Setup of P:
==> flow/design.v (excerpt) <==
module accel_display(
	input 		          		clk,         
	input 		          		reset_n,
	input 		     [1:0]		SW,
	input 		          		data_update,
	input 		     [15:0]		data_x,
	input 		     [15:0]		data_y,
	output		     [7:0]		HEX0,
	output		     [7:0]		HEX1,
	output		     [7:0]		HEX2,
	output		     [7:0]		HEX3,
	output		reg  [3:0]		VGA_B,
	output		reg  [3:0]		VGA_G,
	output		reg          	VGA_HS,
	output		reg  [3:0]		VGA_R,
	output		reg          	VGA_VS
);
	wire [32:0] smooth_outx, smooth_outy;
	reg  [9:0] pixel_x1, pixel_x2; 
	wire [9:0] x1, x2;
	reg  [9:0] pixel_y1, pixel_y2;
	wire [9:0] y1, y2;
	reg  [7:0] addr;
	wire [11:0] colors;
	reg  [0:0] en;
	reg  [0:0] en_q;
	reg  [9:0] count;
	wire [9:0]  col, row;
	reg  [3:0]   red, green, blue;
	wire  h_sync, v_sync;
	wire  disp_ena;
	smoothFilter x_axis (.clock(clk), .reset_n(reset_n), .enable(VGA_HS), .select(SW[1:0]), .data_x(data_x), 
	                     .data_update(data_update), .smooth_out(smooth_outx));
	smoothFilter y_axis (.clock(clk), .reset_n(reset_n), .enable(VGA_VS), .select(SW[1:0]), .data_x(data_y), 
	                     .data_update(data_update), .smooth_out(smooth_outy));
	BCDconvert BCD_x (.bin(count), .nothing(1'b0), .sign(HEX3), 
	                  .hunBCD(HEX2), .tenBCD(HEX1), .oneBCD(HEX0));
	always @(posedge clk) begin
		if (disp_ena == 1'b1) begin
			VGA_R <= red;
			VGA_B <= blue;
			VGA_G <= green;
		end else begin
			VGA_R <= 4'd0;
			VGA_B <= 4'd0;
			VGA_G <= 4'd0;
		end
		VGA_HS <= h_sync;
		VGA_VS <= v_sync;
	end
	vga_controller control (.pixel_clk(clk), .reset_n(reset_n), .h_sync (h_sync),
                           .v_sync(v_sync), .disp_ena(disp_ena), .column(col), .row(row));
  ...
Settings: LEC_CHECK=0, ABC_AREA=1, CAP_MARGIN=5, CORE_MARGIN=2, CORE_UTILIZATION=72, CTS_CLUSTER_DIAMETER=227, SETUP_SLACK_MARGIN=3.15, SLEW_MARGIN=20; clock period 10.6 ns.
run.sh (not shown) runs the stock make flow with config.mk's settings and CLKGATE_MAP_FILE=.
The flow ended early for P: it failed with a tool error in 5_1_grt.
Setup changes, P to Q
# P
export LEC_CHECK = 0
export ABC_AREA = 1
export CAP_MARGIN = 5
export CORE_MARGIN = 2
export CORE_UTILIZATION = 72
export CTS_CLUSTER_DIAMETER = 227
export SETUP_SLACK_MARGIN = 3.15
export SLEW_MARGIN = 20
create_clock -name core_clock -period 10.6 [get_ports {clk}]
# Q
export LEC_CHECK = 0
export CAP_MARGIN = 20
export CORE_MARGIN = 2
export CORE_UTILIZATION = 40
export PLACE_DENSITY = 0.6
export SLEW_MARGIN = 20
create_clock -name core_clock -period 11.1 [get_ports {clk}]
[summary]
Q: flow completed, timing, DRC and antenna clean
Number of buffers added for setup after CTS sits lower in Q than in P.
Across both runs, yosys synthesis chip area was lower for Q than for P.
Going from P to Q, synthesized cell count shrank by more than 10%.
P -> Q: die extent in y increased by more than a quarter
Summary of Q over P: number of distinct standard cells referenced by the synthesized netlist moved up, post-placement cell count moved down.
Relative to P, area fraction in full adders, half adders and majority gates has gone up in Q.
diff inputs: Q => R
# Q
export LEC_CHECK = 0
export CAP_MARGIN = 20
export CORE_MARGIN = 2
export CORE_UTILIZATION = 40
export PLACE_DENSITY = 0.6
export SLEW_MARGIN = 20
create_clock -name core_clock -period 11.1 [get_ports {clk}]
# R
export LEC_CHECK = 0
export CAP_MARGIN = 20
export CORE_MARGIN = 2
export CORE_UTILIZATION = 62
export PLACE_DENSITY = 0.6
export SLEW_MARGIN = 20
create_clock -name core_clock -period 8.34 [get_ports {clk}]
Findings:
- Among R and Q, a clean, completed layout was produced by Q alone.
- No crash in R: every stage finished, but the layout fails its final checks due to negative setup slack.
- Final design instance area without fill on R is behind Q.
- Side by side, area added between synthesis and finish turned out higher in R than in Q.
- Going from Q to R, wire length climbed 15000 um; combinational group share of total power climbed 2.2 points; worst setup margin dropped 2.58 ns; final critical-path share of the clock period climbed 31 points.
- R consumes more power than Q does.
- Diff Q -> R | internal power component | increase of 0.0012 W
Input changes introduced in S (baseline for comparison: R):
# R
export LEC_CHECK = 0
export CAP_MARGIN = 20
export CORE_MARGIN = 2
export CORE_UTILIZATION = 62
export PLACE_DENSITY = 0.6
export SLEW_MARGIN = 20
create_clock -name core_clock -period 8.34 [get_ports {clk}]
# S
export LEC_CHECK = 0
export ABC_AREA = 1
export CAP_MARGIN = 20
export CORE_MARGIN = 2
export CORE_UTILIZATION = 61
export CTS_CLUSTER_DIAMETER = 238
export PLACE_DENSITY = 0.6
export SLEW_MARGIN = 20
create_clock -name core_clock -period 12.4 [get_ports {clk}]
==> comparison <==
Cell count listed in synth_stat.txt | S above R
S finished all stages; the layout is clean.
In S relative to R, post-route cell area had gone down by more than 10%.
R leaves less setup margin than S.
Input changes introduced in T (baseline for comparison: S):
# S
export LEC_CHECK = 0
export ABC_AREA = 1
export CAP_MARGIN = 20
export CORE_MARGIN = 2
export CORE_UTILIZATION = 61
export CTS_CLUSTER_DIAMETER = 238
export PLACE_DENSITY = 0.6
export SLEW_MARGIN = 20
create_clock -name core_clock -period 12.4 [get_ports {clk}]
# T
export LEC_CHECK = 0
export ABC_AREA = 1
export CAP_MARGIN = 20
export CORE_MARGIN = 2
export CORE_UTILIZATION = 71
export CTS_CLUSTER_DIAMETER = 238
export CTS_CLUSTER_SIZE = 15
export HOLD_SLACK_MARGIN = 0.29
export PLACE_DENSITY = 0.6
export SETUP_SLACK_MARGIN = 2.55
export SLEW_MARGIN = 20
create_clock -name core_clock -period 9.77 [get_ports {clk}]
[summary]
T did not run to completion, as it errored out during 5_1_grt. Area of placed instances, S and T, higher one = T. Compared with S, in T count of clock tree sinks comparable; die span in x fell by 17 um; core utilization at floorplan saw an increase. T ended with more weighted congestion reported at the end of routability-driven placement than S. S -> T: post-synthesis cell area delta 0, exact match. Diff S..T | fraction of synthesized cell area in xor and xnor cells | unchanged. Between T and S, the number of register bits inferred by synthesis figures differ only marginally.


accel_display again, from the RTL that the note above started with.
Design accel_display, start of the top module:
module accel_display(
	input 		          		clk,         
	input 		          		reset_n,
	input 		     [1:0]		SW,
	input 		          		data_update,
	input 		     [15:0]		data_x,
	input 		     [15:0]		data_y,
	output		     [7:0]		HEX0,
	output		     [7:0]		HEX1,
	output		     [7:0]		HEX2,
	output		     [7:0]		HEX3,
	output		reg  [3:0]		VGA_B,
	output		reg  [3:0]		VGA_G,
	output		reg          	VGA_HS,
	output		reg  [3:0]		VGA_R,
	output		reg          	VGA_VS
);
make LEC_CHECK=0 CAP_MARGIN=20 CORE_MARGIN=2 CORE_UTILIZATION=68 CTS_CLUSTER_SIZE=41 SETUP_SLACK_MARGIN=-1.25 SLEW_MARGIN=20 finish   # period 13.2 ns
The starting point ran to the end with violations: negative setup slack.
Then changed:
CORE_UTILIZATION = 54   (was 68)
CTS_CLUSTER_SIZE = default   (was 41)
PLACE_DENSITY = 0.6   (was default)
SETUP_SLACK_MARGIN = default   (was -1.25)
clock period = 16.2 ns   (was 13.2 ns; I/O delays follow)
This time the run produced a clean layout.
Sequential power drops by 18%.
Sequential cell count is unchanged.
Total power fell by 19%.
Design area is about the same.
Core utilization fell by 15 points.
Critical path depth increases by 5.
Worst setup slack improves by 1.7 ns.
Then changed:
CAP_MARGIN = 5   (was 20)
CORE_UTILIZATION = 72   (was 54)
PLACE_DENSITY = default   (was 0.6)
clock period = 13.9 ns   (was 16.2 ns; I/O delays follow)
- The new run produced a clean layout
- worst hold slack is about the same
- total power increases by 16%
- worst setup slack degrades by 0.70 ns
- final area goes down by 0.39%
Then changed:
CAP_MARGIN = 20   (was 5)
CORE_UTILIZATION = 40   (was 72)
PLACE_DENSITY = 0.6   (was default)
clock period = 20.0 ns   (was 13.9 ns; I/O delays follow)
After rerunning: The new run completed without violations. Worst setup slack improves by 3.4 ns. Global-route usage falls by 14 points. Cell count came out higher by 12%. First-iteration DRC count is lower by 35%. Total power decreases by 30%. Critical path depth does not change. Sequential share of layout area is lower by 0.34 points. Count of clock-buffer cells in the layout climbs by 5. Non-clock buffer count falls by 9. Worst hold slack got worse by 0.010 ns. Register-to-register slack gets better by 6.1 ns.
Then changed:
ABC_AREA = 0   (was default)
CAP_MARGIN = 0   (was 20)
CELL_PAD_IN_SITES_DETAIL_PLACEMENT = 2   (was default)
CELL_PAD_IN_SITES_GLOBAL_PLACEMENT = 2   (was default)
CORE_UTILIZATION = 33   (was 40)
CTS_CLUSTER_DIAMETER = 77   (was default)
GPL_ROUTABILITY_DRIVEN = 1   (was default)
GPL_TIMING_DRIVEN = 1   (was default)
HOLD_SLACK_MARGIN = -0.06   (was default)
MIN_ROUTING_LAYER = met2   (was default)
PLACE_DENSITY = default   (was 0.6)
SETUP_SLACK_MARGIN = 1.95   (was default)
SLEW_MARGIN = 25   (was 20)
TNS_END_PERCENT = 15   (was default)
=> Final cell count increases by 5.5%. Non-clock buffer count climbs by 6. Sequential cell count is unchanged.


Setup of run 1:
accel_display again, from the RTL that the note above started with.
export LEC_CHECK = 0
export ABC_AREA = 1
export CAP_MARGIN = 5
export CORE_MARGIN = 2
export CORE_UTILIZATION = 72
export CTS_CLUSTER_DIAMETER = 227
export CTS_CLUSTER_SIZE = 15
export PLACE_DENSITY_LB_ADDON = 0.01
export SETUP_SLACK_MARGIN = 3.15
export SLEW_MARGIN = 20
create_clock -name core_clock -period 10.6 [get_ports {clk}]
Seen in the log of run 1: GRT-0232 during global routing, after which the run never completed.
Changes in run 2 relative to run 1:
==> flow/config.mk <==
export PLATFORM = sky130hd
export DESIGN_NAME = accel_display
export DESIGN_NICKNAME = accel_display
export VERILOG_FILES = /design/flow/design.v
export SDC_FILE = /design/flow/constraint.sdc
export NUM_CORES = 4
export LEC_CHECK = 0
export ABC_AREA = 1
export CAP_MARGIN = 20
export CORE_MARGIN = 2
export CORE_UTILIZATION = 69
export CTS_CLUSTER_DIAMETER = 238
export CTS_CLUSTER_SIZE = 15
export PLACE_DENSITY = 0.6
export SLEW_MARGIN = 20
==> flow/constraint.sdc <==
create_clock -name core_clock -period 9.77 [get_ports {clk}]
set_input_delay 1.9540 -clock core_clock [delete_from_list [all_inputs] [get_ports {clk}]]
set_output_delay 1.9540 -clock core_clock [all_outputs]
set_load 0.01 [all_outputs]
### Flow results
Run 2 finished every stage; the final checks, however, were not passed, the failures being setup timing. Run 2 ended up with a higher floorplan die width than run 1 did. Going from run 1 to run 2, half-perimeter wire length after placement grew by 4.0%, number of distinct library cells after synthesis stayed essentially flat, core area now sits higher. Compared with run 1, run 2 shows a lower post-CTS repair timing setup buffer count.
## Diff of input files: run 3 against run 2
-- flow/config.mk --
<<< run 2, line 7
export LEC_CHECK = 0
export ABC_AREA = 1
export CAP_MARGIN = 20
export CORE_MARGIN = 2
export CORE_UTILIZATION = 69
export CTS_CLUSTER_DIAMETER = 238
export CTS_CLUSTER_SIZE = 15
export PLACE_DENSITY = 0.6
>>> run 3, line 7
export LEC_CHECK = 0
export CAP_MARGIN = 20
export CORE_MARGIN = 2
export CORE_UTILIZATION = 40
export PLACE_DENSITY = 0.6
==> flow/constraint.sdc <==
create_clock -name core_clock -period 16.2 [get_ports {clk}]
set_input_delay 3.2400 -clock core_clock [delete_from_list [all_inputs] [get_ports {clk}]]
set_output_delay 3.2400 -clock core_clock [all_outputs]
set_load 0.01 [all_outputs]
--- outcome ---
Side by side, gate count after technology mapping turned out lower in run 3 than in run 2.
Diff run 2 -> run 3: cell count of the worst reg-to-reg path fell about 12%; final count of negative-setup-slack endpoints saw a decrease; leakage dissipation went down; post-route clock period utilization shows a reduction of 13 points.
In run 3 the endpoint arrival time on the critical path turned out 990 ps higher than in run 2.
Comparing run 3 and run 2, the higher non-clock buffer share of cell area is on run 2.
Of run 3 and run 2, the run reporting the lower synthesized-area fraction occupied by ao, oa, aoi and oai cells was run 3.
The overall routed net length of run 3 is lower than that of run 2.
Finished, but not clean: run 2, with setup timing.
Run 3: flow completed, timing, DRC and antenna clean
What run 4 does differently from run 3 at the input level:
-- flow/config.mk --
<<< run 3, line 9
export CORE_MARGIN = 2
export CORE_UTILIZATION = 40
export PLACE_DENSITY = 0.6
export SLEW_MARGIN = 20
>>> run 4, line 9
export CORE_MARGIN = 2
export CORE_UTILIZATION = 61
export SETUP_SLACK_MARGIN = 3.63
export SLEW_MARGIN = 20
==> flow/constraint.sdc <==
create_clock -name core_clock -period 13.1 [get_ports {clk}]
set_input_delay 2.6200 -clock core_clock [delete_from_list [all_inputs] [get_ports {clk}]]
set_output_delay 2.6200 -clock core_clock [all_outputs]
set_load 0.01 [all_outputs]
[summary]
- In the metrics for run 4 and run 3, the one carrying the higher worst vdd rail ir drop is run 4.
- Sort run 4 and run 3 by critical path data required time desc -> top: run 3
- From run 3 to run 4 the numbers moved as follows: cell count shrank by 3.9%, combined area of all synthesized cells held steady, global-route usage grew by 11 points.
- | clock skew | run 4 vs run 3 | better |
What run 5 does differently from run 4 at the input level:
-- flow/config.mk --
<<< run 4, line 9
export CORE_MARGIN = 2
export CORE_UTILIZATION = 61
export SETUP_SLACK_MARGIN = 3.63
export SLEW_MARGIN = 20
>>> run 5, line 9
export CORE_MARGIN = 2
export CORE_UTILIZATION = 64
export PLACE_DENSITY = 0.6
export SLEW_MARGIN = 20
==> flow/constraint.sdc <==
create_clock -name core_clock -period 12.4 [get_ports {clk}]
set_input_delay 2.4800 -clock core_clock [delete_from_list [all_inputs] [get_ports {clk}]]
set_output_delay 2.4800 -clock core_clock [all_outputs]
set_load 0.01 [all_outputs]
==> results <==
The flow did not stop early for run 5: all stages ran, and the layout cleared the timing, design-rule and antenna checks. Compared with run 4, run 5 shows count of buffers not belonging to the clock network in the layout that has gone down by more than half. According to the power report, total power for run 5 is higher than for run 4. Run comparison: run 5 end of the critical path HEX2[0]; run 4 end of the critical path HEX1[6]. Compared with run 4, in run 5 combinational power -about 13%; sequential share of cell area shows an increase of 2.1 points; pin count of the biggest net entering global routing up about 46%; design area moved down.


## fjord
Starting RTL as in the previous note.
export LEC_CHECK = 0
export ABC_AREA = 1
export CAP_MARGIN = 20
export CORE_MARGIN = 2
export CORE_UTILIZATION = 72
export CTS_CLUSTER_DIAMETER = 221
export CTS_CLUSTER_SIZE = 14
export GPL_ROUTABILITY_DRIVEN = 1
export PLACE_DENSITY_LB_ADDON = 0.04
export SETUP_SLACK_MARGIN = -0.91
export SLEW_MARGIN = 10
export TNS_END_PERCENT = 5
create_clock -name core_clock -period 9.27 [get_ports {clk}]
Although fjord finished all stages, its layout failed final checks on setup timing.
diff inputs: fjord => onyx
- ABC_AREA removed (was 1)
- CORE_UTILIZATION changed from 72 to 70
- SETUP_SLACK_MARGIN changed from -0.91 to 1.17
- PLACE_DENSITY_LB_ADDON removed (was 0.04)
- PLACE_DENSITY newly set to 0.59
- TNS_END_PERCENT changed from 5 to 95
- the clock period (ns, I/O delays scaled along) changed from 9.27 to 10.9
==> comparison <==
- onyx vs. fjord: proportion of cell area occupied by multi-input gates went up by 4.3 points.
- Compared with fjord, the detailed router inserted fewer vias in onyx.
- Completing all stages was not enough for onyx: its layout failed the final checks because of setup timing.
- Complete run, failing final checks: fjord, reason setup timing.
- Compared with fjord, in onyx number of ports placed on the die boundary saw little to no change, critical path depth decreased by 15% relative to the old numbers, stage delay of the slowest cell on the critical path -0.07 ns.
- Against fjord, onyx comes in 9100 uW lower on total power.
- Total placed instance area was lower in the run labelled onyx.
The inputs of garnet differ from those of onyx as listed below.
- SLEW_MARGIN changed from 10 to 20
- GPL_ROUTABILITY_DRIVEN removed (was 1)
- CTS_CLUSTER_DIAMETER removed (was 221)
- SETUP_SLACK_MARGIN removed (was 1.17)
- TNS_END_PERCENT removed (was 95)
- CORE_UTILIZATION changed from 70 to 35
- PLACE_DENSITY changed from 0.59 to 0.6
- CTS_CLUSTER_SIZE removed (was 14)
- the clock period (ns, I/O delays scaled along) changed from 10.9 to 24.7
--- outcome ---
- Number of detailed-route iterations in the first pass (garnet over onyx): decrease, 2
- Across both runs, sum of net half-perimeters after detailed placement was lower for garnet than for onyx.
- Total power down 1800 uW in garnet wrt onyx
- garnet vs. onyx: non-filler instance count after layout increased 409, clock network area share now sits higher.
- In summary, garnet completed successfully, with a layout that passed the timing, design-rule and antenna checks.
Inputs modified between garnet and harbor:
- CORE_UTILIZATION: 35 -> 71
- CTS_CLUSTER_DIAMETER: unset -> 238
- ABC_AREA: unset -> 1
- CTS_CLUSTER_SIZE: unset -> 72
- the clock period (ns, I/O delays scaled along): 24.7 -> 9.11
As the logs show, harbor stopped at global routing (5_1_grt) after a tool error, so it never reached the end of the flow.
garnet has completed all stages; timing, DRC and antenna checks passed.
Looking at minimum setup slack after placement across garnet and harbor, the one that comes out higher is garnet.
Summary: with garnet as the reference, full die area in harbor moved down by more than a quarter.
Going from garnet to harbor, synthesized cell area grows by about 0.9%.
Min total setup buffers inserted after CTS across garnet and harbor: garnet
Diff garnet -> harbor | cell count listed in synth_stat.txt | up by more than 10%
Height of the die in harbor is 29% lower than in garnet
No activity file was given, so power comes from the tool's default toggle rates.
